==> design.v <==
module TCAM_TOP (
        input                   CLK
       ,input                   RESET
       ,input                   SEARCH
       ,input                   SETTING
       ,input   [DATA_BITS-1:0] KEY
       ,input   [IDWID-1:0]     SETTING_ID
       ,input   [MASKWID-1:0]   SETTING_MASKID
       ,input   [IDWID-1:0]     SETTING_PRIORITY
       ,output  [IDWID-1:0]     RULEID
       ,output                  SETTING_COMPLETE
       ,output                  SEARCH_COMPLETE
       ,output                  MISMATCH
       ,input                     DDR3_AVL_INIT
       ,input   [SDRAM_DATA-1:0]  DDR3_AVL_READDATA
       ,input                     DDR3_AVL_WAITREQUEST
       ,input                     DDR3_AVL_READDATAVALID
       ,output                    DDR3_AVL_READ
       ,output                    DDR3_AVL_WRITE
       ,output  [SDRAM_ADDR-1:0]  DDR3_AVL_ADDRESS
       ,output  [SDRAM_DATA-1:0]  DDR3_AVL_WRITEDATA
       ,output                    DDR3_AVL_BURSTCOUNT
       ,output                    DDR3_AVL_INITCOMPLETE
	);
    parameter   DATA_BITS = 128;  
    parameter   FRAGMENTS = 8;	 
    parameter   FRAG_BITS = 3;	 
    parameter   IDWID     = 16;   
    parameter   MASKWID   = 18;
    parameter   SDRAM_ADDR = 19;
    parameter   SDRAM_DATA = 256;
    localparam  FRAG_WID  = (DATA_BITS/FRAGMENTS);
    localparam  ADDR_WID  = FRAG_BITS+FRAG_WID;
    localparam  PRIOWID   = IDWID;
    localparam  KWID      = DATA_BITS;
    localparam  SEGWID    = 2+IDWID+MASKWID+KWID+PRIOWID;  
    wire [ DATA_BITS-1:0 ] in_key      = KEY;
    wire [     IDWID-1:0 ] in_id       = SETTING_ID;
    wire [   MASKWID-1:0 ] in_maskid   = SETTING_MASKID;
    wire [   PRIOWID-1:0 ] in_priority = SETTING_PRIORITY;
    wire                 w_read;
    wire                 w_write;
    wire  [ADDR_WID-1:0] w_address;
    wire  [  SEGWID-1:0] w_readdata;
    wire  [  SEGWID-1:0] w_writedata;
    wire                 w_waitrequest;
    wire                 w_readdatavalid;
    TCAM_CONTROLLER
    #( 
        .DATA_BITS            ( DATA_BITS ), 
        .FRAGMENTS            ( FRAGMENTS ), 
        .FRAG_BITS            ( FRAG_BITS ), 
        .IDWID                ( IDWID     ),
        .MASKWID              ( MASKWID   )
    )    
    TCAM_TOP_INST    
    (
        .CLK                  ( CLK              ),
        .RESET                ( RESET            ),
        .SEARCH               ( SEARCH           ),   
        .SETTING              ( SETTING          ),   
        .KEY                  ( in_key           ),   
        .SETTING_ID           ( in_id            ),   
        .SETTING_MASKID       ( in_maskid        ),   
        .SETTING_PRIORITY     ( in_priority      ),   
        .RULEID               ( RULEID           ),   
        .SETTING_COMPLETE     ( SETTING_COMPLETE ),   
        .SEARCH_COMPLETE      ( SEARCH_COMPLETE  ),   
        .MISMATCH             ( MISMATCH         ),   
        .SDRAM_READ           ( w_read           ),
        .SDRAM_WRITE          ( w_write          ),
        .SDRAM_ADDRESS        ( w_address        ),
        .SDRAM_READDATA       ( w_readdata       ),
        .SDRAM_WRITEDATA      ( w_writedata      ),
        .SDRAM_WAITREQUEST    ( w_waitrequest    ),
        .SDRAM_READDATAVALID  ( w_readdatavalid  )
    );
    SDRAM_CONTROLLER  
    #(
        .ADDR_WID                   ( SDRAM_ADDR ),
        .DATA_WID                   ( SDRAM_DATA )
    )	
    SDRAM_CONTROLLER_INST 
    (
        .CLK                        ( CLK                    ),
        .RESET                      ( RESET                  ),
        .AVM_M0_WAITREQUEST         ( DDR3_AVL_WAITREQUEST   ),
        .AVM_M0_READDATA            ( DDR3_AVL_READDATA      ),
        .AVM_M0_READDATAVALID       ( DDR3_AVL_READDATAVALID ),
        .AVM_M0_READ                ( DDR3_AVL_READ          ),
        .AVM_M0_WRITE               ( DDR3_AVL_WRITE         ),
        .AVM_M0_WRITEDATA           ( DDR3_AVL_WRITEDATA     ),
        .AVM_M0_ADDRESS             ( DDR3_AVL_ADDRESS       ),	
        .AVM_M0_BURSTCOUNT          ( DDR3_AVL_BURSTCOUNT    ),
        .AVM_S0_INIT                ( DDR3_AVL_INIT          ),   
        .AVM_S0_READ                ( w_read                 ),   
        .AVM_S0_WRITE               ( w_write                ),   
        .AVM_S0_ADDRESS             ( w_address              ),   
        .AVM_S0_WRITEDATA           ( w_writedata            ),   
        .AVM_S0_READDATA            ( w_readdata             ),   
        .AVM_S0_WAITREQUEST         ( w_waitrequest          ),   
        .AVM_S0_READDATAVALID       ( w_readdatavalid        ),   
        .AVM_S0_INITCOMPLETE        ( DDR3_AVL_INITCOMPLETE  )    
    );
endmodule
module TCAM_CONTROLLER  (
        input                       CLK
       ,input                       RESET
       ,input                       SEARCH
       ,input                       SETTING
       ,input     [    KWID-1:0 ]   KEY
       ,input     [   IDWID-1:0 ]   SETTING_ID
       ,input     [ MASKWID-1:0 ]   SETTING_MASKID
       ,input     [ PRIOWID-1:0 ]   SETTING_PRIORITY
       ,output    [   IDWID-1:0 ]   RULEID
       ,output                      SETTING_COMPLETE
       ,output                      SEARCH_COMPLETE
       ,output                      MISMATCH
       ,input     [   SEGWID-1:0 ]  SDRAM_READDATA
       ,input                       SDRAM_WAITREQUEST
       ,input                       SDRAM_READDATAVALID
       ,output                      SDRAM_READ
       ,output                      SDRAM_WRITE
       ,output    [ ADDR_WID-1:0 ]  SDRAM_ADDRESS
       ,output    [   SEGWID-1:0 ]  SDRAM_WRITEDATA
	);
    parameter   DATA_BITS = 10;  
    parameter   FRAGMENTS = 5;	 
    parameter   FRAG_BITS = 3;	 
    parameter   IDWID     = 2;   
    parameter   MASKWID   = 5;
    localparam  FRAG_WID  = (DATA_BITS/FRAGMENTS);
    localparam  ADDR_WID  = FRAG_BITS+FRAG_WID;
    localparam  PRIOWID   = IDWID;
    localparam  KWID      = DATA_BITS;
    localparam  SEGWID    = 2+IDWID+MASKWID+KWID+PRIOWID;  
    reg                  search_en_sync1;
    reg                  setting_en_sync1;
    reg  [   KWID-1:0]	 key_sync1;
    reg  [  IDWID-1:0]	 setting_id_sync1;
    reg  [MASKWID-1:0]   setting_maskid_sync1;
    reg  [PRIOWID-1:0]   setting_priority_sync1;
    always @(posedge CLK or posedge RESET)
    begin 
        if (RESET) begin 
            key_sync1              <= 0;
            search_en_sync1        <= 0;
            setting_en_sync1       <= 0;
            setting_id_sync1       <= 0;
            setting_maskid_sync1   <= 0;
            setting_priority_sync1 <= 0;
        end 
        else begin
            key_sync1		       <= KEY;
            search_en_sync1        <= SEARCH;
            setting_en_sync1       <= SETTING;
            setting_id_sync1       <= SETTING_ID;
            setting_maskid_sync1   <= SETTING_MASKID;
            setting_priority_sync1 <= SETTING_PRIORITY;
        end
    end
    wire                    w_cntl_searchcomplete;	
    wire                    w_cntl_searchdatavalid;
    wire    [SEGWID-1:0] 	w_confirm_segment;
    wire                    w_compare_complete;
    segment_engine  
    #( 
        .DATA_BITS                  ( DATA_BITS ), 
        .FRAGMENTS                  ( FRAGMENTS ), 
        .FRAG_BITS                  ( FRAG_BITS ), 
        .IDWID                      ( IDWID     ),
        .MASKWID                    ( MASKWID   )
    ) 
    SEGMENTATION_INST   
    (
        .clk                        ( CLK                    ),
        .reset                      ( RESET                  ), 
        .i_search                   ( search_en_sync1        ),
        .i_setting                  ( setting_en_sync1       ),
        .i_key                      ( key_sync1              ),
        .i_setting_id               ( setting_id_sync1       ),
        .i_setting_maskid           ( setting_maskid_sync1   ),
        .i_setting_priority         ( setting_priority_sync1 ),
        .o_search_complete          ( w_cntl_searchcomplete  ),
        .o_setting_complete			( SETTING_COMPLETE       ),
        .o_cntl_m0_searchdatavalid  ( w_cntl_searchdatavalid ),
        .i_sdram_readdata           ( SDRAM_READDATA         ),
        .i_sdram_waitrequest        ( SDRAM_WAITREQUEST      ),
        .i_sdram_readdatavalid		( SDRAM_READDATAVALID    ),
        .o_sdram_read               ( SDRAM_READ             ),
        .o_sdram_write              ( SDRAM_WRITE            ),
        .o_sdram_address            ( SDRAM_ADDRESS          ),
        .o_sdram_writedata          ( SDRAM_WRITEDATA        )
    );
    wire [  IDWID-1:0] w_mask_confirm_id;
    wire [MASKWID-1:0] w_mask_confirm_maskid;
    wire [PRIOWID-1:0] w_mask_confirm_priority;
    wire [   KWID-1:0] w_mask_confirm_key;
    wire               w_mask_confirm_id_update;
    wire               w_mask_complete;
    mask_engine 
    #( 
        .DATA_BITS                  ( DATA_BITS ), 
        .FRAGMENTS                  ( FRAGMENTS ), 
        .FRAG_BITS                  ( FRAG_BITS ), 
        .IDWID                      ( IDWID     ),
        .MASKWID                    ( MASKWID   )
    )
    MASK_ENGINE_INST   
    (
        .clk                        ( CLK                      ),
        .reset                      ( RESET                    ),
        .i_sdram_readdata           ( SDRAM_READDATA           ),
        .o_id                       ( w_mask_confirm_id        ),
        .o_maskid                   ( w_mask_confirm_maskid    ),
        .o_confirm_key              ( w_mask_confirm_key       ),
        .o_priority                 ( w_mask_confirm_priority  ),
        .i_cntl_s0_searchdatavalid  ( w_cntl_searchdatavalid   ),
        .i_segment_complete         ( w_cntl_searchcomplete    ),
        .o_id_update                ( w_mask_confirm_id_update ),
        .o_mask_complete            ( w_mask_complete          )
    );
    wire [KWID-1:0] w_pp_key6;
    ffxkclkx #(6,KWID) pp_search_key (CLK,RESET,key_sync1,w_pp_key6);
    wire [  IDWID-1:0]  w_confirm_prio_ruleid;
    wire [PRIOWID-1:0]  w_confirm_prio_priority;
    wire                w_confirm_complete;
    wire                w_confirm_prio_valid;
    confirm_engine 
    #( 
        .DATA_BITS                  ( DATA_BITS ), 
        .FRAGMENTS                  ( FRAGMENTS ), 
        .FRAG_BITS                  ( FRAG_BITS ), 
        .IDWID                      ( IDWID     ),
        .MASKWID                    ( MASKWID   )
    )
    CONFIRM_ENGINE_INST   
    (
        .clk                        ( CLK                      ),
        .reset                      ( RESET                    ),
        .i_key                      ( w_pp_key6                ),
        .i_id                       ( w_mask_confirm_id        ),
        .i_maskid                   ( w_mask_confirm_maskid    ),
        .i_priority                 ( w_mask_confirm_priority  ),
        .i_confirm_key              ( w_mask_confirm_key       ),
        .o_confirm_ruleid           ( w_confirm_prio_ruleid    ),
        .o_confirm_priority         ( w_confirm_prio_priority  ),
        .i_id_update                ( w_mask_confirm_id_update ),     
        .i_mask_complete            ( w_mask_complete          ),
        .o_confirm_complete         ( w_confirm_complete       ), 
        .o_confirm_valid            ( w_confirm_prio_valid     )
    );
    priority_engine 
    #( 
        .DATA_BITS                  ( DATA_BITS ), 
        .FRAGMENTS                  ( FRAGMENTS ), 
        .FRAG_BITS                  ( FRAG_BITS ), 
        .IDWID                      ( IDWID     ),
        .MASKWID                    ( MASKWID   )
    )
    PRIORITY_ENGINE_INST    
    (   
        .clk                        ( CLK                     ),
        .reset                      ( RESET                   ),
        .i_confirm_ruleid           ( w_confirm_prio_ruleid   ),
        .i_confirm_priority         ( w_confirm_prio_priority ),
        .o_final_id                 ( RULEID                  ), 
        .o_mismatch                 ( MISMATCH                ),
        .i_confirm_valid            ( w_confirm_prio_valid    ),
        .i_confirm_complete         ( w_confirm_complete      ),
        .o_priority_complete        ( SEARCH_COMPLETE         )
    );
endmodule
module SDRAM_CONTROLLER (
        input 		                CLK
       ,input 		                RESET
       ,input                       AVM_M0_WAITREQUEST
       ,input       [DATA_WID-1:0]	AVM_M0_READDATA
       ,input                       AVM_M0_READDATAVALID
       ,output                      AVM_M0_READ
       ,output                      AVM_M0_WRITE
       ,output reg  [DATA_WID-1:0]	AVM_M0_WRITEDATA
       ,output reg  [ADDR_WID-1:0]	AVM_M0_ADDRESS
       ,output      [        10:0]  AVM_M0_BURSTCOUNT
       ,input                       AVM_S0_INIT
       ,input                       AVM_S0_READ
       ,input                       AVM_S0_WRITE
       ,input       [ADDR_WID-1:0]  AVM_S0_ADDRESS
       ,input       [DATA_WID-1:0]  AVM_S0_WRITEDATA
       ,output reg  [DATA_WID-1:0]  AVM_S0_READDATA
       ,output                      AVM_S0_INITCOMPLETE
       ,output                      AVM_S0_WAITREQUEST
       ,output                      AVM_S0_READDATAVALID
	);
    parameter ADDR_WID = 27;
    parameter DATA_WID = 32;
    localparam IDLE  = 2'd0;
    localparam INIT  = 2'd1;
    localparam READ  = 2'd2;
    localparam WRITE = 2'd3;
    reg [ADDR_WID-1:0] 	avs_address_sync1;
    reg [DATA_WID-1:0] 	avs_writedata_sync1;
    reg 				avs_init_sync1;
    reg 				avs_read_sync1;
    reg 				avs_write_sync1;
    always @(posedge CLK or posedge RESET)
    begin 
        if (RESET) begin 
            avs_init_sync1  	<= 0;
            avs_read_sync1  	<= 0;
            avs_write_sync1 	<= 0;
            avs_address_sync1 	<= 0;
            avs_writedata_sync1 <= 0;
        end 
        else begin 
            avs_init_sync1  	<= AVM_S0_INIT;
            avs_read_sync1  	<= AVM_S0_READ;
            avs_write_sync1 	<= AVM_S0_WRITE;
            avs_address_sync1 	<= AVM_S0_ADDRESS;
            avs_writedata_sync1 <= AVM_S0_WRITEDATA;
        end
    end
    wire [ADDR_WID-1:0] max_address;
    assign max_address = {ADDR_WID{1'b1}};
    wire max_avm_address;
    assign max_avm_address = (AVM_M0_ADDRESS == max_address) ? 1'b1 : 1'b0;
    reg [3:0] wr_burst_count;
    reg drv_status_waitrequest;
    reg drv_status_init_complete;
    reg drv_status_readdatavalid;
    reg [1:0] current_state;
    always @(posedge CLK or posedge RESET) 	 
    begin 
        if (RESET) begin
            current_state <= IDLE;
            drv_status_init_complete <= 0;
        end
        else begin
            case (current_state)
                IDLE : begin
                    drv_status_waitrequest   <= 1'b0;
                    drv_status_readdatavalid <= 1'b1;
                    if (avs_init_sync1 == 1) begin
                        AVM_M0_ADDRESS   <= 0;
                        AVM_M0_WRITEDATA <= 0;
                        wr_burst_count 	 <= 0;
                        current_state 	 <= INIT;	 
                        drv_status_init_complete <= 0;
                    end
                    else if (avs_read_sync1 == 1) begin 
                        AVM_M0_ADDRESS <= avs_address_sync1;
                        drv_status_readdatavalid <= 1'b0;
                        current_state  <= READ;	 
                    end 
                    else if (avs_write_sync1 == 1) begin
                        AVM_M0_ADDRESS   <= avs_address_sync1;
                        AVM_M0_WRITEDATA <= avs_writedata_sync1;
                        current_state    <= WRITE;  
                    end
                    else begin
                        AVM_M0_ADDRESS   <= AVM_M0_ADDRESS;
                        AVM_M0_WRITEDATA <= AVM_M0_WRITEDATA;
                        current_state <= IDLE; 	 
                    end
                end
                INIT : begin
                    drv_status_waitrequest <= 1'b1;
                    if (!AVM_M0_WAITREQUEST & !max_avm_address) begin 
                        if (wr_burst_count == 0) begin 
                            AVM_M0_ADDRESS <= AVM_M0_ADDRESS + 1;
                            wr_burst_count <= 0;
                        end
                        else begin 
                            wr_burst_count <= wr_burst_count + 1;
                        end
                    end
                    else if (!AVM_M0_WAITREQUEST & max_avm_address) begin 
                        if (wr_burst_count == 0) begin 
                            drv_status_init_complete <= 1;
                            current_state <= IDLE;	 
                        end
                        else begin 
                            wr_burst_count <= wr_burst_count + 1;
                        end
                    end
                    else begin 
                        wr_burst_count <= wr_burst_count + 1;
                    end 
                end
                READ : begin
                    drv_status_waitrequest <= 1'b1;
                    if (!AVM_M0_WAITREQUEST & !AVM_M0_READDATAVALID) begin
                        current_state <= READ;	 
                    end
                    else if (!AVM_M0_WAITREQUEST & AVM_M0_READDATAVALID) begin
                        drv_status_readdatavalid <= 1'b1;
                        current_state <= IDLE; 
                    end
                    else begin
                        current_state <= READ;  
                    end
                end
                WRITE : begin
                    drv_status_waitrequest <= 1'b1;
                    if (!AVM_M0_WAITREQUEST)	current_state <= IDLE;
                    else 						current_state <= WRITE;  
                end 
                default : begin 
                    current_state <= current_state;
                end 
            endcase
        end
    end 
    assign AVM_M0_BURSTCOUNT = 1;
    assign AVM_M0_WRITE = ((current_state==WRITE || current_state==INIT) && RESET==0) ? 1'b1 : 1'b0;
    assign AVM_M0_READ  = (current_state==READ && RESET==0) ? 1'b1 : 1'b0;
    assign AVM_S0_WAITREQUEST   = drv_status_waitrequest;
    assign AVM_S0_INITCOMPLETE  = drv_status_init_complete;
    assign AVM_S0_READDATAVALID = drv_status_readdatavalid;
    always @(posedge CLK or posedge RESET) 
    begin 
        if 		(RESET)					AVM_S0_READDATA <= 0;
        else if (AVM_M0_READDATAVALID)	AVM_S0_READDATA <= AVM_M0_READDATA;
        else 							AVM_S0_READDATA <= AVM_S0_READDATA;
    end 
endmodule
module segment_engine (
        input 					clk
       ,input 					reset
       ,input                   i_search
       ,input                   i_setting
       ,input   [   KWID-1:0]   i_key
       ,input   [MASKWID-1:0]   i_setting_maskid
       ,input   [PRIOWID-1:0]   i_setting_priority
       ,input   [  IDWID-1:0]   i_setting_id
       ,output                  o_search_complete
       ,output                  o_setting_complete
       ,output                  o_cntl_m0_searchdatavalid
       ,input   [ SEGWID-1:0]   i_sdram_readdata
       ,input                   i_sdram_waitrequest
       ,input                   i_sdram_readdatavalid
       ,output                  o_sdram_read
       ,output                  o_sdram_write
       ,output  [ADDR_WID-1:0]  o_sdram_address
       ,output  [  SEGWID-1:0]  o_sdram_writedata
	);
    parameter   DATA_BITS = 10;  
    parameter   FRAGMENTS = 5;	 
    parameter   FRAG_BITS = 3;	 
    parameter   IDWID     = 2;   
    parameter   MASKWID   = 5;
    localparam  FRAG_WID  = (DATA_BITS/FRAGMENTS);
    localparam  ADDR_WID  = FRAG_BITS+FRAG_WID;
    localparam  PRIOWID   = IDWID;
    localparam  KWID      = DATA_BITS;
    localparam  SEGWID    = 2+IDWID+MASKWID+KWID+PRIOWID;  
	reg 				search_en_sync1;
	reg 				setting_en_sync1;
	reg   [   KWID-1:0]	key_sync1;
	reg   [  IDWID-1:0]	setting_id_sync1;
	reg	  [MASKWID-1:0]	setting_maskid_sync1;
    reg   [PRIOWID-1:0] setting_priority_sync1;
	always @(posedge clk or posedge reset)
	begin 
		if (reset) begin 
			key_sync1 		  	   <= 0;
			search_en_sync1   	   <= 0;
			setting_en_sync1  	   <= 0;
			setting_id_sync1  	   <= 0;
			setting_maskid_sync1   <= 0;
            setting_priority_sync1 <= 0;
		end 
		else begin
			key_sync1		       <= i_key;
			search_en_sync1        <= i_search;
			setting_en_sync1       <= i_setting;
			setting_id_sync1       <= i_setting_id;
			setting_maskid_sync1   <= i_setting_maskid;
            setting_priority_sync1 <= i_setting_priority;
		end
	end 
    wire					w_cntl_load;
    wire 					w_cntl_modify;
    wire					w_cntl_shift;
    wire 					w_cntl_search;
    wire 					w_cntl_modify_done;
    wire   [ADDR_WID-1:0]	w_fragment_key;
    fragmentation  
    #( 
        .DATA_BITS                 ( DATA_BITS          ), 
        .FRAGMENTS                 ( FRAGMENTS          ), 
        .FRAG_BITS                 ( FRAG_BITS          ), 
        .IDWID                     ( IDWID              ),
        .MASKWID                   ( MASKWID            )
    )
    FRAGMENT_INST  
    (
        .clk	                   ( clk                ),
        .reset                     ( reset              ),
        .i_key                     ( key_sync1          ),
        .o_fragment_key            ( w_fragment_key     ),
        .i_load				       ( w_cntl_load        ),
        .i_shift                   ( w_cntl_shift       )
    );
    segment_controller 
    #( 
        .FRAGMENTS                 ( FRAGMENTS                 )  
    )	
    SEGMENT_CONTROLLER_INST   
    (
        .clk                       ( clk                       ),
        .reset                     ( reset                     ), 
        .i_search_enable           ( search_en_sync1           ),
        .i_setting_enable          ( setting_en_sync1          ),
        .o_sdram_read              ( o_sdram_read              ),
        .o_sdram_write             ( o_sdram_write             ),
        .i_sdram_waitrequest       ( i_sdram_waitrequest       ),
        .i_sdram_readdatavalid     ( i_sdram_readdatavalid     ),
        .o_cntl_m0_load            ( w_cntl_load               ),
        .o_cntl_m0_modify          ( w_cntl_modify             ),
        .o_cntl_m0_shift           ( w_cntl_shift              ),
        .i_cntl_m0_modify_done     ( w_cntl_modify_done        ),
        .o_cntl_m0_searchdatavalid ( o_cntl_m0_searchdatavalid ),
        .o_search_complete         ( o_search_complete         ),
        .o_setting_complete        ( o_setting_complete        )
    );
    segment_datapath  
    #( 
        .DATA_BITS                 ( DATA_BITS              ), 
        .FRAGMENTS                 ( FRAGMENTS              ), 
        .FRAG_BITS                 ( FRAG_BITS              ), 
        .IDWID                     ( IDWID                  ),
        .MASKWID                   ( MASKWID                )
    )	
    SEGMENT_DATAPATH_INST  
    (
        .clk					   ( clk                    ),
        .reset					   ( reset                  ), 
        .i_setting_id		       ( setting_id_sync1       ),
        .i_setting_key		       ( key_sync1              ),
        .i_setting_maskid		   ( setting_maskid_sync1   ),
        .i_setting_priority        ( setting_priority_sync1 ),
        .i_fragment_key            ( w_fragment_key         ),
        .i_sdram_readdata          ( i_sdram_readdata       ),		
        .o_sdram_writedata		   ( o_sdram_writedata      ),
        .o_sdram_segment_address   ( o_sdram_address        ), 
        .i_cntl_s0_modify          ( w_cntl_modify          ),
        .o_cntl_s0_modify_done     ( w_cntl_modify_done     )
    );
endmodule
module segment_controller (
        input 		 clk
       ,input 		 reset
       ,input 		 i_search_enable
       ,input		 i_setting_enable
       ,input 		 i_sdram_waitrequest
       ,input 		 i_sdram_readdatavalid
       ,output 	reg	 o_sdram_read
       ,output 	reg	 o_sdram_write
       ,input 		 i_cntl_m0_modify_done
       ,output  	 o_cntl_m0_load
       ,output 	reg  o_cntl_m0_modify
       ,output	reg  o_cntl_m0_shift
       ,output  reg  o_cntl_m0_searchdatavalid
       ,output       o_search_complete
       ,output       o_setting_complete
	);
    parameter  FRAGMENTS = 5;	 
    localparam IDLE        = 4'b0000;  
    localparam SHIFT       = 4'b0001;  
    localparam STABLE_RD_1 = 4'b0010;  
    localparam STABLE_RD_2 = 4'b0011;  
    localparam READ        = 4'b0100;  
    localparam MODIFY      = 4'b0101;  
    localparam STABLE_WR   = 4'b0110;  
    localparam WRITE       = 4'b0111;  
    localparam COUNT       = 4'b1000;  
	reg search_mode;
	reg setting_mode;
	reg [3:0] loop_count;  
	reg [3:0] current_state; 
	always @(posedge clk or posedge reset)
	begin 
		if (reset) begin
			loop_count    <= FRAGMENTS;
			search_mode   <= 0;
			setting_mode  <= 0;
			current_state <= IDLE;
			o_sdram_read     <= 0;
			o_sdram_write    <= 0;
			o_cntl_m0_shift  <= 0;
			o_cntl_m0_modify <= 0;
			o_cntl_m0_searchdatavalid <= 0;
		end
		else begin 
			case (current_state) 
				IDLE : begin
					o_sdram_read     <= 0;
					o_sdram_write    <= 0;
					o_cntl_m0_shift  <= 0;
					o_cntl_m0_modify <= 0;
					o_cntl_m0_searchdatavalid <= 0;
					search_mode <= 0;
					setting_mode <= 0;
					loop_count <= FRAGMENTS;
					if (i_setting_enable) begin
						setting_mode  <= 1'b1;   
						current_state <= SHIFT;	 
					end 
					else if (i_search_enable) begin 
						search_mode    <= 1'b1;   
						current_state  <= SHIFT;  
					end 
					else begin 
						current_state <= IDLE;	 
					end 
				end 
				SHIFT : begin 
					o_cntl_m0_shift <= 1'b1;
					current_state <= STABLE_RD_1;  
				end 
				STABLE_RD_1 : begin
					o_cntl_m0_shift <= 1'b0;
					current_state <= STABLE_RD_2;
				end
				STABLE_RD_2 : begin
					current_state <= READ;
				end
				READ : begin
					o_sdram_read    <= 1'b1;  
					if (i_sdram_waitrequest & !i_sdram_readdatavalid) begin 
						o_sdram_read    <= 1'b0;  
						current_state <= READ;  
					end
					else if (i_sdram_waitrequest & i_sdram_readdatavalid & setting_mode) begin
						o_sdram_read    <= 1'b0;  
						current_state <= MODIFY;  
					end
					else if (i_sdram_waitrequest & i_sdram_readdatavalid & search_mode) begin
						o_sdram_read    <= 1'b0;  
						o_cntl_m0_searchdatavalid <= 1'b1;  
						current_state <= COUNT;  
					end 
					else begin 
						current_state <= READ;  
					end 
				end 
				MODIFY : begin
					o_cntl_m0_modify <= 1'b1;  
					if (i_cntl_m0_modify_done == 1) begin 
						o_cntl_m0_modify <= 1'b0;
						current_state  <= STABLE_WR;  
					end 
					else begin
						current_state <= MODIFY;  
					end 
				end 
				STABLE_WR : begin
					o_cntl_m0_modify <= 1'b0;
					current_state <= WRITE;
				end 
				WRITE : begin
					o_sdram_write    <= 1'b1;
					if 	  (i_sdram_waitrequest) 	current_state <= COUNT;	 
					else 						current_state <= WRITE;
				end 
				COUNT : begin
					o_sdram_read  <= 1'b0;
					o_sdram_write <= 1'b0;
					o_cntl_m0_searchdatavalid <= 1'b0;
					if (loop_count > 1) begin 
						loop_count <= loop_count - 1;
						current_state <= SHIFT;  
					end 
					else begin 
						current_state <= IDLE;  
					end 
				end
				default : begin
					current_state <= current_state;
				end	 
			endcase 
		end 
	end
	assign o_cntl_m0_load 	  = (current_state==IDLE & reset==0) ? 1'b1 : 1'b0;
	assign o_search_complete  = (search_mode==0 	 & reset==0) ? 1'b1 : 1'b0;
	assign o_setting_complete = (setting_mode==0 	 & reset==0) ? 1'b1 : 1'b0;
endmodule 
module segment_datapath (
        input                   clk
       ,input                   reset
       ,input   [  IDWID-1:0]   i_setting_id
       ,input   [   KWID-1:0]   i_setting_key
       ,input   [MASKWID-1:0]   i_setting_maskid
       ,input   [PRIOWID-1:0]   i_setting_priority
       ,input   [ SEGWID-1:0]   i_sdram_readdata    
       ,output  [ SEGWID-1:0]   o_sdram_writedata   
       ,input   [ADDR_WID-1:0]	i_fragment_key
       ,output  [ADDR_WID-1:0]	o_sdram_segment_address  
       ,input                   i_cntl_s0_modify
       ,output                  o_cntl_s0_modify_done
    );
    parameter	DATA_BITS = 10;  
    parameter 	FRAGMENTS = 5;	 
    parameter 	FRAG_BITS = 3;	 
    parameter	IDWID     = 2;   
    parameter   MASKWID   = 5;
    localparam 	FRAG_WID  = (DATA_BITS/FRAGMENTS);
    localparam 	ADDR_WID  = FRAG_BITS+FRAG_WID;
    localparam  PRIOWID   = IDWID;
    localparam 	KWID	  = DATA_BITS;
    localparam 	SEGWID	  = 2+IDWID+MASKWID+KWID+PRIOWID;  
    reg [SEGWID-1:0] sdram_readdata;
    always @(posedge clk or posedge reset)
    begin 
        if (reset) begin 
            sdram_readdata <= 0;
        end
        else begin 
            sdram_readdata <= i_sdram_readdata;
        end 
    end 
    addresspath_orientator 
    #( 
        .DATA_BITS                ( DATA_BITS          ), 
        .FRAGMENTS                ( FRAGMENTS          ), 
        .FRAG_BITS                ( FRAG_BITS          )
    )  
    ADDRESS_ORIENTATOR_INST   
    (
        .clk                      (clk),
        .reset                    (reset), 
        .i_fragment_key           (i_fragment_key),
        .o_sdram_segment_address  (o_sdram_segment_address)  
    );
    status_generator 
    #( 
        .DATA_BITS             ( DATA_BITS            ), 
        .FRAGMENTS             ( FRAGMENTS            ), 
        .FRAG_BITS             ( FRAG_BITS            ), 
        .IDWID                 ( IDWID                ),
        .MASKWID               ( MASKWID              )
    )
    STATUS_GENERATOR_INST   
    (
        .clk                   ( clk                   ),
        .reset                 ( reset                 ), 
        .i_modify              ( i_cntl_s0_modify      ),
        .i_setting_id          ( i_setting_id          ),
        .i_setting_key         ( i_setting_key         ),
        .i_setting_maskid      ( i_setting_maskid      ),  
        .i_setting_priority    ( i_setting_priority    ),
        .i_sdram_readdata      ( sdram_readdata        ),
        .o_sdram_writedata     ( o_sdram_writedata     ),  
        .o_modify_complete     ( o_cntl_s0_modify_done )
    );
endmodule
module addresspath_orientator (
        input						clk,
        input 						reset, 
        input		[ADDR_WID-1:0]	i_fragment_key,
        output 	reg [ADDR_WID-1:0]	o_sdram_segment_address  
	);
    parameter	DATA_BITS = 10;  
    parameter 	FRAGMENTS = 5;	 
    parameter 	FRAG_BITS = 3;	 
    localparam 	FRAG_WID  = (DATA_BITS/FRAGMENTS);
    localparam 	ADDR_WID  = FRAG_BITS+FRAG_WID;
	always @(posedge clk or posedge reset)
	begin 
		if   (reset)	o_sdram_segment_address <= 0;
		else 			o_sdram_segment_address <= i_fragment_key;
	end
endmodule
module status_generator (
        input			            clk
       ,input 			            reset 
       ,input 						i_modify
       ,input       [    KWID-1:0 ] i_setting_key
       ,input  		[   IDWID-1:0 ]	i_setting_id
       ,input 		[ MASKWID-1:0 ]	i_setting_maskid
       ,input       [ PRIOWID-1:0 ] i_setting_priority
       ,input		[  SEGWID-1:0 ]	i_sdram_readdata
       ,output 	reg	[  SEGWID-1:0 ]	o_sdram_writedata
       ,output 	 					o_modify_complete
	);
    parameter   DATA_BITS = 10;  
    parameter   FRAGMENTS = 5;	 
    parameter   FRAG_BITS = 3;	 
    parameter   IDWID     = 2;   
    parameter   MASKWID   = 5;
    localparam  FRAG_WID  = (DATA_BITS/FRAGMENTS);
    localparam  ADDR_WID  = FRAG_BITS+FRAG_WID;
    localparam  PRIOWID   = IDWID;
    localparam  KWID      = DATA_BITS;
    localparam  SEGWID    = 2+IDWID+MASKWID+KWID+PRIOWID;  
    localparam IDLE     = 0;
    localparam MODIFY   = 1;
    localparam COMPLETE = 2;
    wire cell_empty;
    assign cell_empty = ~i_sdram_readdata[SEGWID-2];
    reg [		1:0] current_state;
    reg [SEGWID-1:0] writedata_mod;
    reg				 reg_modify_complete;
    always @(posedge clk or posedge reset) 
    begin 
        if (reset) begin
            writedata_mod <= 0;
            current_state <= IDLE;
            reg_modify_complete	<= 0;
        end
        else begin 
            case (current_state)
                IDLE : begin
                    reg_modify_complete <= 1'b0;
                    if   (i_modify)	current_state <= MODIFY;  
                    else            current_state <= IDLE;  
                end 
                MODIFY : begin
                    reg_modify_complete <= 1'b0;
                    if (cell_empty) begin 
                        writedata_mod <= {2'b01, i_setting_id, i_setting_maskid, i_setting_key, i_setting_priority};
                        reg_modify_complete <= 1'b1;
                        current_state <= COMPLETE;	 
                    end
                    else begin 
                        writedata_mod <= {2'b11, i_sdram_readdata[SEGWID-3:0]};
                        reg_modify_complete <= 1'b1;
                        current_state <= COMPLETE;	 
                    end 
                end 
                COMPLETE : begin 
                    reg_modify_complete <= 1'b1;
                    current_state <= IDLE;  
                end 
                default : begin 
                    writedata_mod <= writedata_mod;
                end 
            endcase 
        end 
    end
    always @(posedge clk or posedge reset)
    begin 
        if (reset) begin 
            o_sdram_writedata <= 0;
        end 
        else if (reg_modify_complete) begin 
            o_sdram_writedata <= writedata_mod;
        end
        else begin 
            o_sdram_writedata <= o_sdram_writedata;
        end 
    end 
    assign o_modify_complete = reg_modify_complete;
endmodule
module fragmentation (
        input                       clk
       ,input                       reset
       ,input       [    KWID-1:0]  i_key
       ,output reg  [ADDR_WID-1:0]  o_fragment_key
       ,input                       i_load
       ,input                       i_shift
	);
    parameter   DATA_BITS = 10;  
    parameter   FRAGMENTS = 5;	 
    parameter   FRAG_BITS = 3;	 
    parameter   IDWID     = 2;   
    parameter   MASKWID   = 5;
    localparam  FRAG_WID  = (DATA_BITS/FRAGMENTS);
    localparam  ADDR_WID  = FRAG_BITS+FRAG_WID;
    localparam  PRIOWID   = IDWID;
    localparam  KWID      = DATA_BITS;
    localparam  SEGWID    = 2+IDWID+MASKWID+KWID+PRIOWID;  
    wire [FRAG_WID-1:0] zeros;
    assign zeros = {FRAG_WID{1'b0}};
    reg [     KWID-1:0] shift_register;
    reg [FRAG_BITS-1:0] prefix_address;
    always @(posedge clk or posedge reset)
    begin 
        if (reset) begin
            o_fragment_key <= 0;		
            shift_register <= 0;
            prefix_address <= 0;
        end 
        else if (i_load) begin 
            shift_register <= i_key;
            prefix_address <= 0;
        end
        else if (i_shift) begin
            prefix_address <= prefix_address + 1;
            o_fragment_key <= {prefix_address, shift_register[FRAG_WID-1:0]};
            shift_register <= {zeros, shift_register[KWID-1:FRAG_WID]};
        end 
        else begin
            prefix_address <= prefix_address;
            shift_register <= shift_register; 
        end
    end 
endmodule
module mask_engine (
        input                         clk
       ,input                         reset
       ,input       [  SEGWID-1:0 ]   i_sdram_readdata    
       ,output      [   IDWID-1:0 ]   o_id
       ,output      [ MASKWID-1:0 ]   o_maskid
       ,output      [    KWID-1:0 ]   o_confirm_key
       ,output      [ PRIOWID-1:0 ]   o_priority
       ,input                         i_cntl_s0_searchdatavalid
       ,input                         i_segment_complete
       ,output                        o_id_update
       ,output                        o_mask_complete
    );
    parameter	DATA_BITS = 10;  
    parameter 	FRAGMENTS = 5;	 
    parameter 	FRAG_BITS = 3;	 
    parameter	IDWID     = 2;   
    parameter   MASKWID   = 5;
    localparam  PRIOWID   = IDWID;
    localparam 	KWID	  = DATA_BITS;
    localparam 	SEGWID	  = 2+IDWID+MASKWID+KWID+PRIOWID;  
    reg               r_id_valid;
    reg [  IDWID-1:0] r_id;
    reg [MASKWID-1:0] r_maskid;
    reg [   KWID-1:0] r_confirm_key;
    reg [PRIOWID-1:0] r_priority;
    always @(posedge clk or posedge reset)
    begin 
        if (reset) begin 
            r_id_valid    <= 'h0;
            r_id          <= 'h0;
            r_maskid      <= 'h0;
            r_priority    <= 'h0;
            r_confirm_key <= 'h0;
        end
        else if (i_cntl_s0_searchdatavalid) begin
            r_id_valid    <= (~i_sdram_readdata[SEGWID-1] & i_sdram_readdata[SEGWID-2]);  
            r_id          <= i_sdram_readdata[       SEGWID-3:KWID+MASKWID+PRIOWID ];
            r_maskid      <= i_sdram_readdata[ KWID+MASKWID+PRIOWID-1:KWID+PRIOWID ];
            r_confirm_key <= i_sdram_readdata[ KWID+PRIOWID-1:PRIOWID ];
            r_priority    <= i_sdram_readdata[      PRIOWID-1:0            ];
        end 
    end
    reg r_searchdatavalid_sync1;
    always @(posedge clk or posedge reset)
    begin 
        if (reset)  r_searchdatavalid_sync1 <= 0;
        else        r_searchdatavalid_sync1 <= i_cntl_s0_searchdatavalid;
    end 
    wire p_searchdatavalid; 
    assign p_searchdatavalid = (i_cntl_s0_searchdatavalid & ~r_searchdatavalid_sync1);
    reg r_segment_complete_sync1;
    always @(posedge clk or posedge reset)
    begin 
        if   (reset) r_segment_complete_sync1 <= 0;
        else         r_segment_complete_sync1 <= i_segment_complete;
    end 
    wire p_segment_complete;
    assign p_segment_complete = (i_segment_complete & ~r_segment_complete_sync1);
    wire p_segment_processing;
    assign p_segment_processing = (~i_segment_complete & r_segment_complete_sync1);
    reg [        1:0] ro_id_valid;
    reg [  IDWID-1:0] ro_id;
    reg [MASKWID-1:0] ro_maskid;
    reg [   KWID-1:0] ro_confirm_key;
    reg [PRIOWID-1:0] ro_priority;
    always @(posedge clk or posedge reset)
    begin 
        if (reset) begin 
            ro_id          <= 'h0;
            ro_maskid      <= 'h0;
            ro_priority    <= 'h0;
            ro_confirm_key <= 'h0;
        end
        else if (p_segment_complete) begin 
            ro_id          <= 'h0;
            ro_maskid      <= 'h0;
            ro_priority    <= 'h0;
            ro_confirm_key <= 'h0;
        end
        else if (r_id_valid) begin 
            ro_id          <= r_id;
            ro_maskid      <= r_maskid;
            ro_priority    <= r_priority;
            ro_confirm_key <= r_confirm_key;
        end  
        else begin 
            ro_id          <= ro_id;
            ro_maskid      <= ro_maskid;
            ro_priority    <= ro_priority;
            ro_confirm_key <= ro_confirm_key;
        end 
    end
    assign o_id          = ro_id;            
    assign o_maskid      = ro_maskid;     
    assign o_priority    = ro_priority;   
    assign o_confirm_key = ro_confirm_key;
    wire w_new_id;
    assign w_new_id = ~p_segment_complete & p_searchdatavalid & r_id_valid;
    reg ro_id_update;
    always @(posedge clk or posedge reset)
    begin 
        if      ( reset        )  ro_id_update <= 1'b0;
        else if ( w_new_id     )  ro_id_update <= 1'b1;
        else if ( ro_id_update )  ro_id_update <= 1'b0;
        else                      ro_id_update <= ro_id_update;
    end 
    assign o_id_update = ro_id_update;
    reg ro_mask_complete;
    always @(posedge clk or posedge reset)
    begin 
        if      ( reset                )  ro_mask_complete <= 1'b0;
        else if ( p_segment_complete   )  ro_mask_complete <= 1'b1;
        else if ( p_segment_processing )  ro_mask_complete <= 1'b0;
        else                              ro_mask_complete <= ro_mask_complete;
    end
    assign o_mask_complete = ro_mask_complete;
endmodule
module confirm_engine (
        input                       clk
       ,input                       reset
       ,input   [     KWID-1:0 ]    i_key
       ,input   [    IDWID-1:0 ]    i_id
       ,input   [  MASKWID-1:0 ]    i_maskid
       ,input   [  PRIOWID-1:0 ]    i_priority
       ,input   [     KWID-1:0 ]    i_confirm_key
       ,output  [    IDWID-1:0 ] 	o_confirm_ruleid
       ,output  [  PRIOWID-1:0 ]    o_confirm_priority
       ,input                       i_id_update       
       ,input                       i_mask_complete
       ,output                      o_confirm_complete
       ,output                      o_confirm_valid
	);
    parameter   DATA_BITS = 10;  
    parameter   FRAGMENTS = 5;	 
    parameter   FRAG_BITS = 3;	 
    parameter   IDWID     = 2;   
    parameter   MASKWID   = 5;
    localparam  FRAG_WID  = (DATA_BITS/FRAGMENTS);
    localparam  PRIOWID   = IDWID;
    localparam  KWID      = DATA_BITS;
    localparam  SEGWID    = 2+IDWID+MASKWID+KWID+PRIOWID;  
    localparam  CNFM_WID  = (DATA_BITS/MASKWID);
    reg r_mask_complete_sync1;
    always @(posedge clk or posedge reset)
    begin 
        if   (reset) r_mask_complete_sync1 <= 0;
        else         r_mask_complete_sync1 <= i_mask_complete;
    end 
    wire p_mask_complete;
    assign p_mask_complete = (i_mask_complete & ~r_mask_complete_sync1);
    wire p_mask_processing;
    assign p_mask_processing = (~i_mask_complete & r_mask_complete_sync1);
    reg [   KWID-1:0] r_key;
    reg [  IDWID-1:0] r_id;
    reg [MASKWID-1:0] r_maskid;
    reg [   KWID-1:0] r_confirm_key;
    reg [PRIOWID-1:0] r_priority; 
    always @(posedge clk or posedge reset)
    begin 
        if (reset) begin 
            r_key         <= 'h0;
            r_id          <= 'h0;
            r_maskid      <= 'h0;
            r_priority    <= 'h0;
            r_confirm_key <= 'h0;
        end 
        else if (p_mask_complete) begin 
            r_key         <= i_key;
            r_id          <= 'h0;
            r_maskid      <= 'h0;
            r_priority    <= 'h0;
            r_confirm_key <= 'h0;
        end 
        else if (i_id_update) begin 
            r_key         <= i_key;
            r_id          <= i_id;
            r_maskid      <= i_maskid;
            r_priority    <= i_priority;
            r_confirm_key <= i_confirm_key;
        end 
        else begin 
            r_key         <= r_key;
            r_id          <= r_id;
            r_maskid      <= r_maskid;
            r_priority    <= r_priority;
            r_confirm_key <= r_confirm_key;
        end 
    end 
    reg [MASKWID-1:0] r_id_match_vector;
    generate 
        genvar mask_idx;
    for (mask_idx = 0; mask_idx < MASKWID; mask_idx=mask_idx+1)
        begin: mask_bit
            always @(posedge clk or posedge reset)
            begin 
                if (reset) begin
                    r_id_match_vector[mask_idx] <= 0;
                end 
                else begin 
                    r_id_match_vector[mask_idx] <= (r_maskid[mask_idx]) ? 1'b1 : (r_confirm_key[(CNFM_WID+(CNFM_WID*mask_idx)-1):(CNFM_WID*mask_idx)] == r_key[(CNFM_WID+(CNFM_WID*mask_idx)-1):(CNFM_WID*mask_idx)]);
                end
            end
        end
    endgenerate
    wire w_id_match;
    assign w_id_match = &r_id_match_vector;
    reg [  IDWID-1:0] ro_confirm_ruleid;
    reg [PRIOWID-1:0] ro_confirm_priority;
    reg               ro_confirm_valid;
    always @(posedge clk or posedge reset)
    begin 
        if      ( reset      )  ro_confirm_ruleid <= 'h0;
        else if ( w_id_match )  ro_confirm_ruleid <= r_id;   
        else                    ro_confirm_ruleid <= ro_confirm_ruleid;
    end
    always @(posedge clk or posedge reset)
    begin 
        if      ( reset      )  ro_confirm_priority <= 'h0;
        else if ( w_id_match )  ro_confirm_priority <= r_priority; 
        else                    ro_confirm_priority <= ro_confirm_priority;
    end 
    always @(posedge clk or posedge reset) 
    begin 
        if      ( reset            )  ro_confirm_valid <= 1'b0;
        else if ( w_id_match       )  ro_confirm_valid <= 1'b1;
        else if ( ro_confirm_valid )  ro_confirm_valid <= 1'b0;
        else                          ro_confirm_valid <= ro_confirm_valid;
    end 
    assign o_confirm_ruleid   = ro_confirm_ruleid;
    assign o_confirm_priority = ro_confirm_priority;
    assign o_confirm_valid    = ro_confirm_valid;
    reg ro_confirm_complete; 
    always @(posedge clk or posedge reset)
    begin 
        if      ( reset             ) ro_confirm_complete <= 1'b0;
        else if ( p_mask_complete   ) ro_confirm_complete <= 1'b1;
        else if ( p_mask_processing ) ro_confirm_complete <= 1'b0;
        else                          ro_confirm_complete <= ro_confirm_complete;
    end 
    assign o_confirm_complete = ro_confirm_complete;
endmodule
module priority_engine (
        input                   clk
       ,input                   reset
       ,input  [   IDWID-1:0 ]  i_confirm_ruleid
       ,input  [ PRIOWID-1:0 ]  i_confirm_priority
       ,output [   IDWID-1:0 ]  o_final_id
       ,output                  o_mismatch
       ,input                   i_confirm_valid
       ,input                   i_confirm_complete
       ,output                  o_priority_complete
    );
    parameter	DATA_BITS = 10;  
    parameter 	FRAGMENTS = 5;	 
    parameter 	FRAG_BITS = 3;	 
    parameter	IDWID     = 2;   
    parameter   MASKWID   = 5;
    localparam  PRIOWID   = IDWID;
    localparam  KWID      = DATA_BITS;
    localparam  SEGWID    = 2+IDWID+MASKWID+KWID+PRIOWID;  
    reg r_confirm_complete_sync1;
    always @(posedge clk or posedge reset)
    begin 
        if   (reset) r_confirm_complete_sync1 <= 0;
        else         r_confirm_complete_sync1 <= i_confirm_complete;
    end 
    wire p_confirm_complete;
    assign p_confirm_complete = (i_confirm_complete & ~r_confirm_complete_sync1);
    wire p_confirm_processing; 
    assign p_confirm_processing = (~i_confirm_complete & r_confirm_complete_sync1);
    reg [  IDWID-1:0] r_confirm_ruleid;
    reg [PRIOWID-1:0] r_confirm_priority;
    always @(posedge clk or posedge reset)
    begin 
        if (reset) begin 
            r_confirm_ruleid   <= 'h0;
            r_confirm_priority <= 'h0;
        end 
        else if (i_confirm_complete) begin 
            r_confirm_ruleid   <= 'h0;
            r_confirm_priority <= 'h0;
        end
        else if (i_confirm_valid) begin 
            r_confirm_ruleid   <= i_confirm_ruleid;
            r_confirm_priority <= i_confirm_priority;
        end  
        else begin 
            r_confirm_ruleid   <= r_confirm_ruleid;  
            r_confirm_priority <= r_confirm_priority;
        end 
    end 
    wire w_id_select; 
    assign w_id_select = (r_confirm_priority > r_stored_priority) ? 1'b1 : 1'b0;
    reg [  IDWID-1:0] r_stored_id; 
    reg [PRIOWID-1:0] r_stored_priority;
    always @(posedge clk or posedge reset)
    begin 
        if (reset) begin 
            r_stored_id       <= 'h0;
            r_stored_priority <= 'h0;
        end 
        else if (p_confirm_complete) begin 
            r_stored_id       <= 'h0;
            r_stored_priority <= 'h0;
        end
        else if (w_id_select) begin 
            r_stored_id       <= r_confirm_ruleid;
            r_stored_priority <= r_confirm_priority;
        end
        else begin 
            r_stored_id       <= r_stored_id;
            r_stored_priority <= r_stored_priority;      
        end 
    end 
    wire w_id_match;
    assign w_id_match = ( i_confirm_valid & ~i_confirm_complete );
    reg ro_mismatch;
    always @(posedge clk or posedge reset)
    begin 
        if      ( reset              ) ro_mismatch <= 1'b1;  
        else if ( p_confirm_complete ) ro_mismatch <= 1'b1;
        else if ( w_id_match         ) ro_mismatch <= 1'b0;
        else                           ro_mismatch <= ro_mismatch;
    end
    assign o_mismatch = ro_mismatch;
    reg ro_priority_complete;
    always @(posedge clk or posedge reset)
    begin 
        if      ( reset                )  ro_priority_complete <= 1'b0;
        else if ( p_confirm_complete   )  ro_priority_complete <= 1'b1;
        else if ( p_confirm_processing )  ro_priority_complete <= 1'b0;
        else                              ro_priority_complete <= 1'b0;
    end
    assign o_priority_complete = ro_priority_complete;
    reg [IDWID-1:0] ro_final_id;
    always @(posedge clk or posedge reset)
    begin 
        if   ( reset )  ro_final_id <= 'h0;
        else            ro_final_id <= r_stored_id;    
    end 
    assign o_final_id = ro_final_id;
endmodule
module ffxkclk
    (
     clk,
     rst,
     idat,
     odat
     );
parameter           K = 3;     
input               clk,
                    rst;
input               idat;
output              odat;
wire                odat;
reg [K-1:0]         shift_dat;
wire [K:0]          shift_in;
assign              shift_in = {shift_dat,idat};
always @ (posedge clk)
    begin
    shift_dat <= shift_in[K-1:0];
    end
assign odat = shift_dat[K-1];
endmodule 
module ffxkclkx
    (
     clk,
     rst,
     idat,
     odat
     );
parameter           K = 3;   
parameter           W = 10;  
input               clk;
input               rst;
input [W-1:0]       idat;
output [W-1:0]      odat;
wire [W-1:0]        odat;
generate
    genvar bit_idx;
for (bit_idx=0;bit_idx<W;bit_idx=bit_idx+1'b1)
    begin: i_bit
    ffxkclk #(K)    flxodat (clk,rst,idat[bit_idx],odat[bit_idx]);
    end
endgenerate
endmodule 
==> run.sh <==
#!/bin/bash
# the make line also repeats each setting of config.mk as NAME=value (left out here)
make -C /OpenROAD-flow-scripts/flow DESIGN_CONFIG=/design/flow/config.mk WORK_HOME=/design/flow/orfs CLKGATE_MAP_FILE= finish
==> config.mk <==
export PLATFORM = sky130hd
export DESIGN_NAME = TCAM_TOP
export DESIGN_NICKNAME = TCAM_TOP
export VERILOG_FILES = /design/flow/design.v
export SDC_FILE = /design/flow/constraint.sdc
export NUM_CORES = 4
export LEC_CHECK = 0
export ABC_AREA = 0
export CAP_MARGIN = 0
export CORE_ASPECT_RATIO = 0.71
export CORE_MARGIN = 7
export CORE_UTILIZATION = 69
export CTS_CLUSTER_DIAMETER = 329
export GPL_TIMING_DRIVEN = 0
export HOLD_SLACK_MARGIN = -0.06
export MAX_ROUTING_LAYER = met4
export SLEW_MARGIN = 20
export TNS_END_PERCENT = 20
==> constraint.sdc <==
create_clock -name core_clock -period 7.84 [get_ports {CLK}]
set_input_delay 1.5680 -clock core_clock [delete_from_list [all_inputs] [get_ports {CLK}]]
set_output_delay 1.5680 -clock core_clock [all_outputs]
set_load 0.01 [all_outputs]
==> reports/qor.rpt, run 1 <==
STATUS
------------------------------------------------------------------------------
Result of the run ...............................................  timing/DRC/antenna clean

SYNTHESIS
------------------------------------------------------------------------------
Cells in synth_stat.txt .........................................         6811
Fraction of the yosys area taken by sequential cells ............        75.2%
Cell area after technology mapping ..............................  104000 um^2
XOR-XNOR Cells, Area Fraction ...................................        1.25%
Yosys top cell area share .......................................        54.6%
Main synth FF type ..............................................      dfrtp_1
Combinational family with the most area after synthesis ......... multiplexers
FFs w/ async S/R, synth .........................................        70.3%
Post-synthesis average cell area ................................    15.3 um^2
YS chip area ....................................................  104000 um^2
Top cells by area, synth ........................................ dfrtp_1, dfxtp_1, mux2i_1
Synthesis-stage register bit count ..............................         3235
Area fraction in and, or, nand and nor cells after synthesis ....        4.99%
Synth Area in Adders ............................................       0.289%
Share of synthesized area spent on multiplexers .................        14.2%
Leading cell type by number of instances after synthesis ........      dfrtp_1
Synth unique cells ..............................................           51
Synthesized instance count ......................................         6811
Count of library flops with an enable pin .......................          205
Compound-Gate Fraction of Synth Area ............................        2.02%
Cell type contributing the most total cell area after synthesis .      dfrtp_1
Ranking of synthesized cells by instance count .................. dfrtp_1, dfxtp_1, mux2i_1, mux2_2, nor2_1
Synth Warn # ....................................................           15

GLOBAL ROUTING
------------------------------------------------------------------------------
Global-route met2 utilization ...................................        50.2%
Wire length of the first global-routing pass ....................       377 mm
Routing usage on met3 ...........................................        5.40%
Number of global-route vias before repair .......................        59.8k
Pin count of the biggest net entering global routing ............           37
GRT Total Usage .................................................        32.1%
Grt met1 use ....................................................        43.7%
Global routing's busiest layer ..................................         met2
Initial antenna violation count .................................           23
Total grt overflow ..............................................            0

CRITICAL PATH
------------------------------------------------------------------------------
Worst-path fanout max ...........................................            9
Worst endpoint data arrival time ................................      2810 ps
Register-to-register setup slack ................................      3740 ps
Critical path required time .....................................      6270 ps
Worst setup endpoint ............................................ DDR3_AVL_READ
CP peak stage delay .............................................       630 ps
Sort of element at the start of the critical path ...............   input port
Buf+Inv Stages, Crit Path .......................................            2
Worst setup path start ..........................................        RESET
Capture point of the worst reg-to-reg path ...................... SDRAM_CONTROLLER_INST.AVM_M0_WRITEDATA[103]$_SDFFCE_PP0P_
Class of the most critical setup path ...........................       in2out
Critical Path, Cell by Cell ..................................... buf_2, nor2b_1, clkdlybuf4s50_1
Logic depth of the worst path, buffers included .................            3
Startpoint of the most critical register-to-register path ....... SDRAM_CONTROLLER_INST.avs_init_sync1$_DFF_PP0_
Length in cells of the worst reg-to-reg path ....................           11
Crit end category ............................................... primary output
Cell family with most CP delay .................................. buffers and inverters
Worst path slowest cell ......................................... clkdlybuf4s50_1

TIMING
------------------------------------------------------------------------------
Transition time at the pin with the least slew margin ...........      1220 ps
Final-report max-slew violation count ...........................            0
Relative slew margins ...........................................        18.0%
Setup repair after global routing missed its margin .............        false
Worst hold margin ...............................................       309 ps
Clk_skew ........................................................      42.0 ps
Final number of setup-violating endpoints .......................            0
Crit share post-route ...........................................        55.8%
Fin Setup TNS ...................................................         0 ps
Fmax ............................................................      229 MHz
Fin crit period .................................................      4370 ps
Number of hold-slack violations in the final timing report ......            0

ROUTE
------------------------------------------------------------------------------
Initial drt markers .............................................         4405
Antenna violation net count after detailed routing ..............            0
Overall routed net length .......................................       250 mm
Via total after detailed routing ................................        56.4k
Via-per-instance ratio ..........................................         5.59
DR WL/cell ......................................................      24.8 um
Router iterations before antenna repair .........................            6
Residual DRC count ..............................................            0

FLOORPLAN
------------------------------------------------------------------------------
Core Area .......................................................  149000 um^2
Number of core rows .............................................          119
Die span in y ...................................................       341 um
Core Util at FP .................................................        69.8%
Die Outline Area ................................................  162000 um^2
Number of top-level pins ........................................          739
Die W ...........................................................       475 um

FINAL LAYOUT
------------------------------------------------------------------------------
Final Instance Area .............................................  124000 um^2
Net count reported at finish ....................................         8331
Core utilization of the finished layout .........................        83.3%
Combinational gate area .........................................   24000 um^2
Number of filler instances in the final layout ..................         7493
Layout overhead on the synthesized area .........................        19.4%
Sequential cell area in the final layout ........................   78200 um^2

PLACED DESIGN
------------------------------------------------------------------------------
Port-buffer cells ...............................................          583
Routability congestion estimate from global placement ...........        0.916
Sum of net half-perimeters after detailed placement .............       175 mm
Area of placed instances ........................................  115000 um^2

HOLD PATH
------------------------------------------------------------------------------
Worst Hold Depth ................................................            0
Hold/Removal Path Class .........................................      reg2reg

POWER AND IR DROP
------------------------------------------------------------------------------
Clock distribution power ........................................      14.2 mW
Fraction of power spent switching nets ..........................        21.9%
Combinational share of power ....................................         4.9%
Power drawn by the sequential cells .............................      18.0 mW
Tot Pwr .........................................................      33.9 mW
Static Leak .....................................................      56.1 nW
Power Density ...................................................  273 nW/um^2
Clock share of power ............................................        41.9%
Cell-internal power .............................................      26.4 mW
Relative contribution of sequential cells to total power ........        53.1%
Maximum VDD drop ................................................   0.000325 V
Group drawing the most power .................................... sequential cells
Power attributed to combinational cells .........................      1.67 mW
Switching power .................................................      7.41 mW

JOB
------------------------------------------------------------------------------
Max-capacitance violation count .................................            0
OpenROAD warning count ..........................................          109

CTS
------------------------------------------------------------------------------
Setup repair bufs after CTS .....................................            0
Clock buffer depth ..............................................            4
Cell resize tally after clock tree synthesis ....................            0
Maximum level of the CTS H-tree .................................            5
Latency at later pin ............................................       920 ps
Number of buffers created by CTS ................................          290
Post-CTS Hold Fix Bufs ..........................................            0
Clock tree from TritonCTS .......................................         done
Buffer type at the clock tree root ..............................    clkbuf_16
Clock transition at path regs ...................................        60 ps
Sinks on Clock Net ..............................................         3235

-- layout make-up --
class,count,share of cell area [%]
Clock buffer,422,6.98
Tap cell,1996,2.01
Timing Repair Buffer,688,6.25
Inverter,36,0.112
Multi-Input combinational cell,3226,19.3
Sequential cell,3235,63.0
Antenna cell,22,0.0444
Clock inverter,87,0.689
Buffer,389,1.57
-- routing by layer --
| metal | vias up | routed length (um) |
|---|---|---|
| met4 | 0 | 9750 |
| met1 | 29500 | 105000 |
| met5 | - | 0 |
| li1 | 24900 | - |
| met3 | 474 | 12500 |
| met2 | 1594 | 123000 |
-- through the flow --
stage / worst slack (ps) / std cells
floorplan: -32760 / 6886
global placement: -45730 / 9465
detailed placement: 3450 / 9570
CTS: 3450 / 10100
global route: 3460 / 10100
finish: 3470 / 10100
==> run 2, diff against run 1 <==
ABC_AREA = not set   (was 0)
CAP_MARGIN = 20   (was 0)
CORE_ASPECT_RATIO = not set   (was 0.71)
CORE_MARGIN = 2   (was 7)
CORE_UTILIZATION = 72   (was 69)
CTS_CLUSTER_DIAMETER = 358   (was 329)
CTS_CLUSTER_SIZE = 10   (was not set)
GPL_TIMING_DRIVEN = not set   (was 0)
HOLD_SLACK_MARGIN = not set   (was -0.06)
MAX_ROUTING_LAYER = not set   (was met4)
PLACE_DENSITY_LB_ADDON = 0.15   (was not set)
SETUP_SLACK_MARGIN = 0.92   (was not set)
TNS_END_PERCENT = not set   (was 20)
clock period = 3.12 ns   (was 7.84 ns; I/O delays follow)
==> reports/qor.rpt, run 2 <==
ROUTE
--------------------------------------------------------------------------------
Residual DRC count ................................................            0   unchanged
Via-per-instance ratio ............................................         5.97   was 5.59
DR WL/cell ........................................................      27.3 um   was 24.8 um
Via total after detailed routing ..................................        58.7k   was 56.4k
Router iterations before antenna repair ...........................            6   unchanged
Initial drt markers ...............................................         5251   was 4405
Overall routed net length .........................................       268 mm   was 250 mm
Antenna violation net count after detailed routing ................            0   unchanged

GLOBAL ROUTING
--------------------------------------------------------------------------------
Total grt overflow ................................................            0   unchanged
GRT Total Usage ...................................................        36.5%   was 32.1%
Initial antenna violation count ...................................           26   was 23
Pin count of the biggest net entering global routing ..............          260   was 37
Global-route met2 utilization .....................................        59.6%   was 50.2%
Wire length of the first global-routing pass ......................       397 mm   was 377 mm
Grt met1 use ......................................................        46.8%   was 43.7%
Number of global-route vias before repair .........................        63.8k   was 59.8k
Global routing's busiest layer ....................................         met2   unchanged
Routing usage on met3 .............................................        7.50%   was 5.40%

PLACED DESIGN
--------------------------------------------------------------------------------
Sum of net half-perimeters after detailed placement ...............       151 mm   was 175 mm
Routability congestion estimate from global placement .............        0.853   was 0.916
Post-placement cell count .........................................         9141   was 9570
Port-buffer cells .................................................          585   was 583

TIMING
--------------------------------------------------------------------------------
Worst hold margin .................................................       135 ps   was 309 ps
Fmax ..............................................................      431 MHz
Fin Setup TNS .....................................................         0 ps   unchanged
Fin crit period ...................................................      2320 ps
Final number of setup-violating endpoints .........................            0   unchanged
Number of hold-slack violations in the final timing report ........            0   unchanged
Setup repair after global routing missed its margin ...............         true   was false
Relative slew margins .............................................        18.5%   was 18.0%
Final-report max-slew violation count .............................            0   unchanged
Transition time at the pin with the least slew margin .............      1220 ps   about the same
Clk_skew ..........................................................      46.1 ps   was 42.0 ps
Crit share post-route .............................................        74.4%   was 55.8%

STATUS
--------------------------------------------------------------------------------
Result of the run .................................................  timing/DRC/antenna clean   unchanged

SYNTHESIS
--------------------------------------------------------------------------------
XOR-XNOR Cells, Area Fraction .....................................        1.25%   unchanged
Synth Warn # ......................................................           15   unchanged
Synth unique cells ................................................           51   unchanged
Combinational family with the most area after synthesis ........... multiplexers   unchanged
Area fraction in and, or, nand and nor cells after synthesis ......        4.99%   unchanged
Synthesis-stage register bit count ................................         3235   unchanged
Cell area after technology mapping ................................  104000 um^2   unchanged
FFs w/ async S/R, synth ...........................................        70.3%   unchanged
Synthesized instance count ........................................         6811   unchanged
Main synth FF type ................................................      dfrtp_1   unchanged
Cell type contributing the most total cell area after synthesis ...      dfrtp_1   unchanged
Leading cell type by number of instances after synthesis ..........      dfrtp_1   unchanged
Top cells by area, synth .......................................... dfrtp_1, dfxtp_1, mux2i_1   unchanged
YS chip area ......................................................  104000 um^2   unchanged
Synth Area in Adders ..............................................       0.289%   unchanged
Post-synthesis average cell area ..................................    15.3 um^2   unchanged
Ranking of synthesized cells by instance count .................... dfrtp_1, dfxtp_1, mux2i_1, mux2_2, nor2_1   unchanged
Yosys top cell area share .........................................        54.6%   unchanged
Cells in synth_stat.txt ...........................................         6811   unchanged
Compound-Gate Fraction of Synth Area ..............................        2.02%   unchanged
Count of library flops with an enable pin .........................          205   unchanged
Share of synthesized area spent on multiplexers ...................        14.2%   unchanged
Fraction of the yosys area taken by sequential cells ..............        75.2%   unchanged

CTS
--------------------------------------------------------------------------------
Clock transition at path regs .....................................        60 ps   about the same
Buffer type at the clock tree root ................................    clkbuf_16   unchanged
Latency at later pin ..............................................       930 ps   was 920 ps
Clock buffer depth ................................................            4   unchanged
Maximum level of the CTS H-tree ...................................            5   unchanged
Sinks on Clock Net ................................................         3235   unchanged
Clock tree from TritonCTS .........................................         done   unchanged
Number of buffers created by CTS ..................................          373   was 290

CRITICAL PATH
--------------------------------------------------------------------------------
Worst setup endpoint .............................................. SDRAM_CONTROLLER_INST.AVM_M0_ADDRESS[17]$_DFFE_PP_   was DDR3_AVL_READ
Logic depth of the worst path, buffers included ...................            7   was 3
Worst path slowest cell ...........................................       nor3_1   was clkdlybuf4s50_1
Startpoint of the most critical register-to-register path ......... SDRAM_CONTROLLER_INST.AVM_M0_ADDRESS[0]$_DFFE_PP_   was SDRAM_CONTROLLER_INST.avs_init_sync1$_DFF_PP0_
Buf+Inv Stages, Crit Path .........................................            2   unchanged
Sort of element at the start of the critical path .................     register   was input port
CP peak stage delay ...............................................       550 ps   was 630 ps
Cell family with most CP delay .................................... simple AND/OR/NAND/NOR gates   was buffers and inverters
Register-to-register setup slack ..................................       800 ps   was 3740 ps
Worst endpoint data arrival time ..................................      2930 ps   was 2810 ps
Class of the most critical setup path .............................      reg2reg   was in2out
Critical Path, Cell by Cell ....................................... buf_4, buf_4, nand4_1, nor3_1, nand3_1, xor2_1, o21ai_1   was buf_2, nor2b_1, clkdlybuf4s50_1
Critical path required time .......................................      3730 ps   was 6270 ps
Length in cells of the worst reg-to-reg path ......................            7   was 11
Capture point of the worst reg-to-reg path ........................ SDRAM_CONTROLLER_INST.AVM_M0_ADDRESS[17]$_DFFE_PP_   was SDRAM_CONTROLLER_INST.AVM_M0_WRITEDATA[103]$_SDFFCE_PP0P_
Worst-path fanout max .............................................            4   was 9
Crit end category .................................................     register   was primary output
Crit-path most repeated cell ......................................        buf_4
Worst setup path start ............................................ SDRAM_CONTROLLER_INST.AVM_M0_ADDRESS[0]$_DFFE_PP_   was RESET

FLOORPLAN
--------------------------------------------------------------------------------
Core Area .........................................................  143000 um^2   was 149000 um^2
Number of top-level pins ..........................................          739   unchanged
Die span in y .....................................................       384 um   was 341 um
Number of core rows ...............................................          139   was 119
Core Util at FP ...................................................        72.5%   was 69.8%
Die W .............................................................       384 um   was 475 um
Die Outline Area ..................................................  147000 um^2   was 162000 um^2

POWER AND IR DROP
--------------------------------------------------------------------------------
Cell-internal power ...............................................      68.6 mW   was 26.4 mW
Group drawing the most power ...................................... sequential cells   unchanged
Maximum VDD drop ..................................................   0.000609 V   was 0.000325 V
Switching power ...................................................      19.9 mW   was 7.41 mW
Static Leak .......................................................      56.0 nW   was 56.1 nW
Combinational share of power ......................................         4.7%   was 4.9%
Power Density .....................................................  716 nW/um^2   was 273 nW/um^2
Clock share of power ..............................................        44.1%   was 41.9%
Clock distribution power ..........................................      39.0 mW   was 14.2 mW
Relative contribution of sequential cells to total power ..........        51.2%   was 53.1%
Power attributed to combinational cells ...........................      4.18 mW   was 1.67 mW
Fraction of power spent switching nets ............................        22.5%   was 21.9%
Power drawn by the sequential cells ...............................      45.3 mW   was 18.0 mW

JOB
--------------------------------------------------------------------------------
OpenROAD warning count ............................................          115   was 109
Max-capacitance violation count ...................................            0   unchanged

HOLD PATH
--------------------------------------------------------------------------------
Worst Hold Depth ..................................................            1   was 0
Startpoint of the most critical hold path .........................      KEY[40]
Worst Hold Endpoint ............................................... TCAM_TOP_INST.key_sync1[40]$_DFF_PP0_
Hold/Removal Path Class ...........................................       in2reg   was reg2reg

FINAL LAYOUT
--------------------------------------------------------------------------------
Net count reported at finish ......................................         8116   was 8331
Layout overhead on the synthesized area ...........................        18.9%   was 19.4%
Final standard cell count with taps included and fillers excluded .         9840   was 10.1k

==> run 2: through the flow <==
stage	area [um^2]	worst slack (ps)	total power [mW]	util, %
floorplan	104000	-36540	48.1	-
CTS	123000	706	88.4	86.0
global placement	113000	379	49.7	78.7
global route	124000	787	90.8	86.2
detailed placement	113000	336	49.9	78.7
finish	124000	799	88.5	86.2
==> run 2: final cells by class <==
type | instances | area (um^2)
diodes | 14 | 35.0
clock buffers | 642 | 10500
clock inverters | 5 | 50.0
fillers | 5992 | 19800
inverters | 36 | 139
multi-input cells | 3226 | 24200
flip-flops and latches | 3235 | 78200
well taps | 1903 | 2380
repair buffers | 779 | 8050
==> run 2: layer usage <==
metal | vias up | wire (um)
li1 | 24400 | -
met1 | 30800 | 100000
met2 | 2675 | 134000
met3 | 838 | 18100
met4 | 22 | 15300
met5 | - | 146
==> run 2: timing repair <==
item | CTS | global route
setup endpoints to repair | 348 | 176
gates cloned | 1 | 3
hold buffers | 0 | 0
pin swaps | 3 | 6
gates resized | 635 | 43
setup buffers | 29 | 4
No activity file was given, so power comes from the tool's default toggle rates.
